==> inputs of 12-21 <==
==> flow/design.v <==
module SIGNAL_GENERATOR_ANALYZER_ONE_WIRE
(
	input CLK_100MHz,
	input rst,
	input  	MUAFR_MISO_P,
	input  	MUAFR_MISO_N,
	input 	enable_generate,
	output logic [11: 0] test_cnt_1,
	output logic [11: 0] test_cnt_0
);
localparam ITERATION = 1004; 
logic [3: 0] prev_MUAFR_MISO_P;
logic [3: 0] prev_MUAFR_MISO_N;
always @(posedge CLK_100MHz)
begin
	if (rst)
	begin
		prev_MUAFR_MISO_P <= 4'h0;
		prev_MUAFR_MISO_N <= 4'h0;
	end else
	begin
	prev_MUAFR_MISO_P[3] <= prev_MUAFR_MISO_P[2];
	prev_MUAFR_MISO_P[2] <= prev_MUAFR_MISO_P[1];
	prev_MUAFR_MISO_P[1] <= prev_MUAFR_MISO_P[0];
	prev_MUAFR_MISO_P[0] <= MUAFR_MISO_P;
	prev_MUAFR_MISO_N[3] <= prev_MUAFR_MISO_N[2];
	prev_MUAFR_MISO_N[2] <= prev_MUAFR_MISO_N[1];
	prev_MUAFR_MISO_N[1] <= prev_MUAFR_MISO_N[0];
	prev_MUAFR_MISO_N[0] <= MUAFR_MISO_N;
	end
end
logic [15: 0] cnt_analyzer;
logic [11: 0] cnt_skew_P;
logic [11: 0] cnt_skew_N;
always @(posedge CLK_100MHz)
begin
	if (rst)
	begin
		cnt_skew_P <= 0;
		cnt_skew_N <= 0;
		cnt_analyzer <= 0;
		test_cnt_1 <= 0;
		test_cnt_0 <= 0;
	end else
	if (enable_generate == 0)
		begin
			if ((~prev_MUAFR_MISO_P[2] & MUAFR_MISO_P) | (prev_MUAFR_MISO_P[2] & ~MUAFR_MISO_P))
				cnt_skew_P <= cnt_skew_P + 1;
			if ((~prev_MUAFR_MISO_N[2] & MUAFR_MISO_N) | (prev_MUAFR_MISO_N[2] & ~MUAFR_MISO_N))
				cnt_skew_N <= cnt_skew_N + 1;
			if (cnt_analyzer == (ITERATION - 2))
			begin
				cnt_skew_N <= 0;
				cnt_skew_P <= 0;
				test_cnt_1 <= cnt_skew_P;
				test_cnt_0 <= cnt_skew_N;
			end
			if (cnt_analyzer == ITERATION)
				cnt_analyzer <= 0;
			else
				cnt_analyzer <= cnt_analyzer + 1;
		end else
		begin
			cnt_skew_P <= 0;
			cnt_skew_N <= 0;
			cnt_analyzer <= 0;
		end
end
endmodule
module SIGNAL_GENERATOR_ANALYZER
(
	input CLK_100MHz,
	input rst,
	output logic [15:0] MUAFR_MOSI_P,
	output [15:0] MUAFR_MOSI_N,
	input  logic [15:0] MUAFR_MISO_P,
	input  logic [15:0] MUAFR_MISO_N,
	input enable_generate,
	output logic [15:0] status_wire,
	output [15:0] status_gen
);
logic kz;
logic kz_P;
logic kz_N;
logic [15: 0] status_gen_P;
logic [15: 0] status_gen_N;
assign status_gen [15: 0] = status_gen_P [15: 0] & status_gen_N [15: 0];
assign kz = kz_N & kz_P;
localparam cnt_ETALON_GEN_min = 20;
localparam cnt_ETALON_GEN_max = 250;
assign MUAFR_MOSI_N [15: 0]  = ~ MUAFR_MOSI_P [15: 0];
localparam ITERATION = 102;
logic [2: 0] prev_flag_signal_P;
logic [7: 0] cnt_kz_signal_P;
logic [7: 0] cnt_kz_signal_N;
logic [15: 0] fail;
logic [3: 0] j;
logic flag_signal_P;
logic [9: 0] cnt_true_channel [15: 0];
logic [9: 0] cnt_status_true;
wire [8:0] test_cnt_1 [15: 0];
wire [8:0] test_cnt_0 [15: 0];
genvar i;
generate
	for (i = 0; i < 16; i = i + 1)
	begin : generator
		wire [11:0] full_cnt_1;
		wire [11:0] full_cnt_0;
		SIGNAL_GENERATOR_ANALYZER_ONE_WIRE signal_generator_analyzer_one_wire
		(
			.CLK_100MHz(CLK_100MHz),
			.rst(rst),
			.enable_generate(enable_generate),
			.MUAFR_MISO_P(MUAFR_MISO_P[i]),
			.MUAFR_MISO_N(MUAFR_MISO_N[i]),
			.test_cnt_1(full_cnt_1),
			.test_cnt_0(full_cnt_0)
		);
		assign test_cnt_1[i] = full_cnt_1[8:0];
		assign test_cnt_0[i] = full_cnt_0[8:0];
	always @(posedge CLK_100MHz)
	if (rst)
		status_gen_P [i] <= 0;
	else if (enable_generate == 0)
		if ((test_cnt_1 [i] > cnt_ETALON_GEN_min - 1) & (test_cnt_1 [i] < cnt_ETALON_GEN_max + 1))
			status_gen_P [i] <= 1;
		else
			status_gen_P [i] <= 0;
	always @(posedge CLK_100MHz)
	if (rst)
		status_gen_N [i] <= 0;
	else if (enable_generate == 0)
		if ((test_cnt_0 [i] > cnt_ETALON_GEN_min - 1) & (test_cnt_0 [i] < cnt_ETALON_GEN_max + 1))
			status_gen_N [i] <= 1;
		else
			status_gen_N [i] <= 0;
	end
endgenerate
integer k;
always @(posedge CLK_100MHz)
begin
	if (rst)
	begin
		MUAFR_MOSI_P <= 16'h0;
		prev_flag_signal_P <= 3'b0;
		cnt_kz_signal_P <= 0;
		cnt_kz_signal_N <= 0;
		kz_P <= 0;
		kz_N <= 0;
		fail <= 16'hFFFF;
		j <= 0;
		flag_signal_P <= 1;
		for (k = 0; k < 16; k = k + 1)
			cnt_true_channel [k] <= 0;
		cnt_status_true <= 0;
		status_wire <= 16'h0;
	end else
	if (enable_generate == 1)
	begin
		if (flag_signal_P == 1)		 
		begin
			if (prev_flag_signal_P [0] != flag_signal_P)
			begin
				MUAFR_MOSI_P [15: 0] <= 16'h0;
			end else
			begin
				MUAFR_MOSI_P [j] <= ((cnt_status_true  < (ITERATION - 6)) & (cnt_status_true >= 0)) ? 1 : 0;
			end
		end	else
		begin
			if (prev_flag_signal_P [0] != flag_signal_P)
			begin
				MUAFR_MOSI_P [15: 0] <= 16'hFFFF;
			end else
			begin
				MUAFR_MOSI_P [j] <= ((cnt_status_true  < (ITERATION - 6)) & (cnt_status_true >= 0)) ? 0 : 1;
			end
		end
		prev_flag_signal_P [2] <= prev_flag_signal_P [1];
		prev_flag_signal_P [1] <= prev_flag_signal_P [0];
		prev_flag_signal_P [0] <= flag_signal_P;
		if (cnt_status_true  == (ITERATION - 3))  
		begin
			j <= j + 1;
			cnt_status_true <= 0;
			if (j == 15)
				flag_signal_P <= flag_signal_P + 1;
			if (fail[j] == 0)
				status_wire [j] <= 1;
			else
				status_wire [j] <= 0;
		end else
			cnt_status_true <= cnt_status_true + 1;
		if ((cnt_status_true  == (ITERATION - 4)) & (flag_signal_P == 0))  
			if ((cnt_true_channel [j] > (ITERATION >> 1)) & (cnt_true_channel [j] < (ITERATION << 1)) & (kz == 1))
				fail[j] <= 0;
			else
				fail[j] <= 1;
		if ((cnt_status_true  > (ITERATION - 7)) & (flag_signal_P == 0))  
			if (cnt_kz_signal_P > (ITERATION - 15))
				kz_P <= 1;
			else
				kz_P <= 0;
		if ((cnt_status_true  > (ITERATION - 7)) & (flag_signal_P == 0))	 
			if (cnt_kz_signal_N > (ITERATION - 15))
				kz_N <= 1;
			else
				kz_N <= 0;
		if (cnt_status_true  == (ITERATION - 4))  
			cnt_true_channel [j] <= 0;
		else
			if ((MUAFR_MISO_P [j] == flag_signal_P) & (MUAFR_MISO_N [j] != flag_signal_P))
				cnt_true_channel [j] <= cnt_true_channel [j] + 1;
		if (cnt_status_true  == (ITERATION - 4))  
			cnt_kz_signal_P <= 0;
		else
			if (((MUAFR_MISO_P [0] == MUAFR_MISO_P [j]) + (MUAFR_MISO_P [1] == MUAFR_MISO_P [j]) + (MUAFR_MISO_P [2] == MUAFR_MISO_P [j]) + (MUAFR_MISO_P [3] == MUAFR_MISO_P [j]) + (MUAFR_MISO_P [4] == MUAFR_MISO_P [j]) + (MUAFR_MISO_P [5] == MUAFR_MISO_P [j]) + (MUAFR_MISO_P [6] == MUAFR_MISO_P [j]) + (MUAFR_MISO_P [7] == MUAFR_MISO_P [j]) + (MUAFR_MISO_P [8] == MUAFR_MISO_P [j]) + (MUAFR_MISO_P [9] == MUAFR_MISO_P [j]) + (MUAFR_MISO_P [10] == MUAFR_MISO_P [j]) + (MUAFR_MISO_P [11] == MUAFR_MISO_P [j]) + (MUAFR_MISO_P [12] == MUAFR_MISO_P [j]) + (MUAFR_MISO_P [13] == MUAFR_MISO_P [j])) == 1)
				cnt_kz_signal_P <= cnt_kz_signal_P + 1;
		if (cnt_status_true  == (ITERATION - 3)) 
			cnt_kz_signal_N <= 0;
		else
			if (((MUAFR_MISO_N [0] == MUAFR_MISO_N [j]) + (MUAFR_MISO_N [1] == MUAFR_MISO_N [j]) + (MUAFR_MISO_N [2] == MUAFR_MISO_N [j]) + (MUAFR_MISO_N [3] == MUAFR_MISO_N [j]) + (MUAFR_MISO_N [4] == MUAFR_MISO_N [j]) + (MUAFR_MISO_N [5] == MUAFR_MISO_N [j]) + (MUAFR_MISO_N [6] == MUAFR_MISO_N [j]) + (MUAFR_MISO_N [7] == MUAFR_MISO_N [j]) + (MUAFR_MISO_N [8] == MUAFR_MISO_N [j]) + (MUAFR_MISO_N [9] == MUAFR_MISO_N [j]) + (MUAFR_MISO_N [10] == MUAFR_MISO_N [j]) + (MUAFR_MISO_N [11] == MUAFR_MISO_N [j]) + (MUAFR_MISO_N [12] == MUAFR_MISO_N [j]) + (MUAFR_MISO_N [13] == MUAFR_MISO_N [j])) > 13)
				cnt_kz_signal_N <= cnt_kz_signal_N + 1;
		end else
		begin
			j <= 0;
			cnt_true_channel [j] <= 0;
			cnt_status_true <= 0;
			flag_signal_P <= 0;
			MUAFR_MOSI_P <= 16'h0;
		end
end
endmodule
==> flow/run.sh <==
#!/bin/bash
# the make line also repeats each setting of config.mk as NAME=value (left out here)
make -C /OpenROAD-flow-scripts/flow DESIGN_CONFIG=/design/flow/config.mk WORK_HOME=/design/flow/orfs CLKGATE_MAP_FILE= finish
==> flow/config.mk <==
export PLATFORM = sky130hd
export DESIGN_NAME = SIGNAL_GENERATOR_ANALYZER
export DESIGN_NICKNAME = SIGNAL_GENERATOR_ANALYZER
export VERILOG_FILES = /design/flow/design.v
export SDC_FILE = /design/flow/constraint.sdc
export NUM_CORES = 4
export LEC_CHECK = 0
export ABC_AREA = 1
export CAP_MARGIN = 20
export CELL_PAD_IN_SITES_GLOBAL_PLACEMENT = 1
export CORE_MARGIN = 7
export CORE_UTILIZATION = 40
export CTS_CLUSTER_SIZE = 100
export GPL_TIMING_DRIVEN = 0
export MIN_ROUTING_LAYER = met2
export SETUP_SLACK_MARGIN = 0.46
export SLEW_MARGIN = 20
export TNS_END_PERCENT = 70
==> flow/constraint.sdc <==
create_clock -name core_clock -period 10.2 [get_ports {CLK_100MHz}]
set_input_delay 2.0400 -clock core_clock [delete_from_list [all_inputs] [get_ports {CLK_100MHz}]]
set_output_delay 2.0400 -clock core_clock [all_outputs]
set_load 0.01 [all_outputs]
==> inputs of 02-07, as changes to 12-21 <==
- CAP_MARGIN: 20 -> 30
- CELL_PAD_IN_SITES_GLOBAL_PLACEMENT: 1 -> default
- CORE_MARGIN: 7 -> 2
- CORE_UTILIZATION: 40 -> 72
- CTS_CLUSTER_DIAMETER: default -> 396
- CTS_CLUSTER_SIZE: 100 -> 13
- GPL_TIMING_DRIVEN: 0 -> default
- MIN_ROUTING_LAYER: met2 -> default
- PLACE_DENSITY_LB_ADDON: default -> 0.25
- SETUP_SLACK_MARGIN: 0.46 -> -0.24
- TNS_END_PERCENT: 70 -> default
==> flow/constraint.sdc (replaced) <==
create_clock -name core_clock -period 4.62 [get_ports {CLK_100MHz}]
set_input_delay 0.9240 -clock core_clock [delete_from_list [all_inputs] [get_ports {CLK_100MHz}]]
set_output_delay 0.9240 -clock core_clock [all_outputs]
set_load 0.01 [all_outputs]
==> flow_metrics.py <==
# Physical implementation metrics
metrics = {
    "layout": {
        "net_total_in_the_final_layout": 7001,
    },
    "power": {
        "cell_area_power_density_nw_per_um2": 346,
        "power_switching_share_pct": 23.2,
    },
    "worst_setup_path": {
        "worst_path_max_delay_cell": "sky130_fd_sc_hd__fa_1",
        "worstSetupEndpoint": "cnt_kz_signal_P[7]",
    },
    "run_status": {
        "status": "complete, but fails checks",
        "violatedChecks": "negative setup slack",
    },
    "placed_design": {
        "dp_worst_setup_slack_ps": -1450,
    },
    "sta": {
        "layout_setup_ws_ps": -405,
        "finalSetupViolCount": 16,
    },
    "floorplanning": {
        "tap_cells": 950,
    },
}
the above is filed under 02-07

==> flow_metrics.py <==
# Physical implementation metrics
metrics = {
    "layout": {
        "net_total_in_the_final_layout": 7110,
    },
    "worst_setup_path": {
        "worst_path_max_delay_cell": "sky130_fd_sc_hd__nor3_1",
    },
    "floorplanning": {
        "tap_cells": 1742,
    },
    "power": {
        "cell_area_power_density_nw_per_um2": 179,
    },
    "sta": {
        "finalSetupViolCount": 0,
    },
    "run_status": {
        "status": "finished clean",
    },
    "placed_design": {
        "dp_worst_setup_slack_ps": 1550,
    },
}
the above is filed under 12-21


==> inputs of build 33 <==
RTL: the design.v shown in full above, as it stands there.
clock: 5.78 ns
lec_check: 0
abc_area: 0
cap_margin: 20
cell_pad_in_sites_detail_placement: 0
core_margin: 2
core_utilization: 19
cts_cluster_size: 71
gpl_timing_driven: 1
hold_slack_margin: 0.08
place_density_lb_addon: 0.21
setup_slack_margin: 1.15
slew_margin: 20
run.sh (not shown) runs the stock make flow with config.mk's settings and CLKGATE_MAP_FILE=.
==> inputs of trial 84, as changes to build 33 <==
CELL_PAD_IN_SITES_GLOBAL_PLACEMENT = 3   (was default)
CTS_CLUSTER_DIAMETER = 74   (was default)
CTS_CLUSTER_SIZE = 32   (was 71)
GPL_TIMING_DRIVEN = 0   (was 1)
==> flow/constraint.sdc (replaced) <==
create_clock -name core_clock -period 7.38 [get_ports {CLK_100MHz}]
set_input_delay 1.4760 -clock core_clock [delete_from_list [all_inputs] [get_ports {CLK_100MHz}]]
set_output_delay 1.4760 -clock core_clock [all_outputs]
set_load 0.01 [all_outputs]
==> inputs of build 2, as changes to build 33 <==
ABC_AREA = default   (was 0)
CELL_PAD_IN_SITES_DETAIL_PLACEMENT = default   (was 0)
CORE_UTILIZATION = 70   (was 19)
CTS_CLUSTER_SIZE = 37   (was 71)
GPL_TIMING_DRIVEN = default   (was 1)
HOLD_SLACK_MARGIN = default   (was 0.08)
PLACE_DENSITY_LB_ADDON = default   (was 0.21)
SETUP_SLACK_MARGIN = 1.42   (was 1.15)
SLEW_MARGIN = 0   (was 20)
==> flow/constraint.sdc (replaced) <==
create_clock -name core_clock -period 4.77 [get_ports {CLK_100MHz}]
set_input_delay 0.9540 -clock core_clock [delete_from_list [all_inputs] [get_ports {CLK_100MHz}]]
set_output_delay 0.9540 -clock core_clock [all_outputs]
set_load 0.01 [all_outputs]
==> inputs of trial 94, as changes to build 33 <==
ABC_AREA = default   (was 0)
CELL_PAD_IN_SITES_DETAIL_PLACEMENT = default   (was 0)
CELL_PAD_IN_SITES_GLOBAL_PLACEMENT = 3   (was default)
CORE_UTILIZATION = 40   (was 19)
CTS_CLUSTER_DIAMETER = 142   (was default)
CTS_CLUSTER_SIZE = default   (was 71)
GPL_TIMING_DRIVEN = default   (was 1)
HOLD_SLACK_MARGIN = default   (was 0.08)
PLACE_DENSITY_LB_ADDON = default   (was 0.21)
SETUP_SLACK_MARGIN = 2.6   (was 1.15)
==> flow/constraint.sdc (replaced) <==
create_clock -name core_clock -period 10.0 [get_ports {CLK_100MHz}]
set_input_delay 2.0000 -clock core_clock [delete_from_list [all_inputs] [get_ports {CLK_100MHz}]]
set_output_delay 2.0000 -clock core_clock [all_outputs]
set_load 0.01 [all_outputs]
==> impl_metrics.env <==
# yosys + openroad results
export IMPL_setup_repair_after_global_routing_missed_its_margin="true"
export IMPL_num_nets_final=5690
export IMPL_die_size_x_um=521.7
export IMPL_global_route_wire_length_before_repair_um=210200
export IMPL_post_cts_resized_instances=82
export IMPL_max_vdd_ir_drop_mv=0.2701
export IMPL_layout_clock_cell_area_share=0.07950
export IMPL_status="no timing/DRC/antenna violations"
export IMPL_place_detailed_hpwl_um=90210
export IMPL_logic_gate_count=3847
export IMPL_postCtsSetupBuffers=9
the above is filed under build 33

==> impl_metrics.env <==
# yosys + openroad results
export IMPL_status="no timing/DRC/antenna violations"
export IMPL_die_size_x_um=521.7
export IMPL_place_detailed_hpwl_um=113700
export IMPL_post_cts_resized_instances=44
export IMPL_num_nets_final=5723
export IMPL_setup_repair_after_global_routing_missed_its_margin="false"
export IMPL_global_route_wire_length_before_repair_um=240100
export IMPL_max_vdd_ir_drop_mv=0.2274
export IMPL_postCtsSetupBuffers=3
export IMPL_layout_clock_cell_area_share=0.07055
the above is filed under trial 84

==> impl_metrics.env <==
# yosys + openroad results
export IMPL_num_nets_final=5602
export IMPL_die_size_x_um=360.8
export IMPL_postCtsSetupBuffers=0
export IMPL_synthTopCellsByArea="dfxtp_1, edfxtp_1, nor2_1"
export IMPL_place_detailed_hpwl_um=81690
export IMPL_global_route_wire_length_before_repair_um=197500
export IMPL_logic_gate_count=3847
export IMPL_core_region_area_um2=126100
export IMPL_status="no timing/DRC/antenna violations"
export IMPL_max_vdd_ir_drop_mv=0.1680
export IMPL_layout_clock_cell_area_share=0.07723
export IMPL_post_cts_resized_instances=4
export IMPL_setup_repair_after_global_routing_missed_its_margin="false"
the above is filed under trial 94

==> impl_metrics.env <==
# yosys + openroad results
export IMPL_status="failed layout checks"
export IMPL_failed_checks="negative setup slack"
export IMPL_final_setup_worst_slack_ps=-650.2
export IMPL_post_cts_resized_instances=144
export IMPL_postCtsSetupBuffers=19
export IMPL_final_setup_viol_count=16
export IMPL_logic_gate_count=3855
export IMPL_global_route_wire_length_before_repair_um=187500
the above is filed under build 2

Power is estimated from default activity; no workload was simulated.
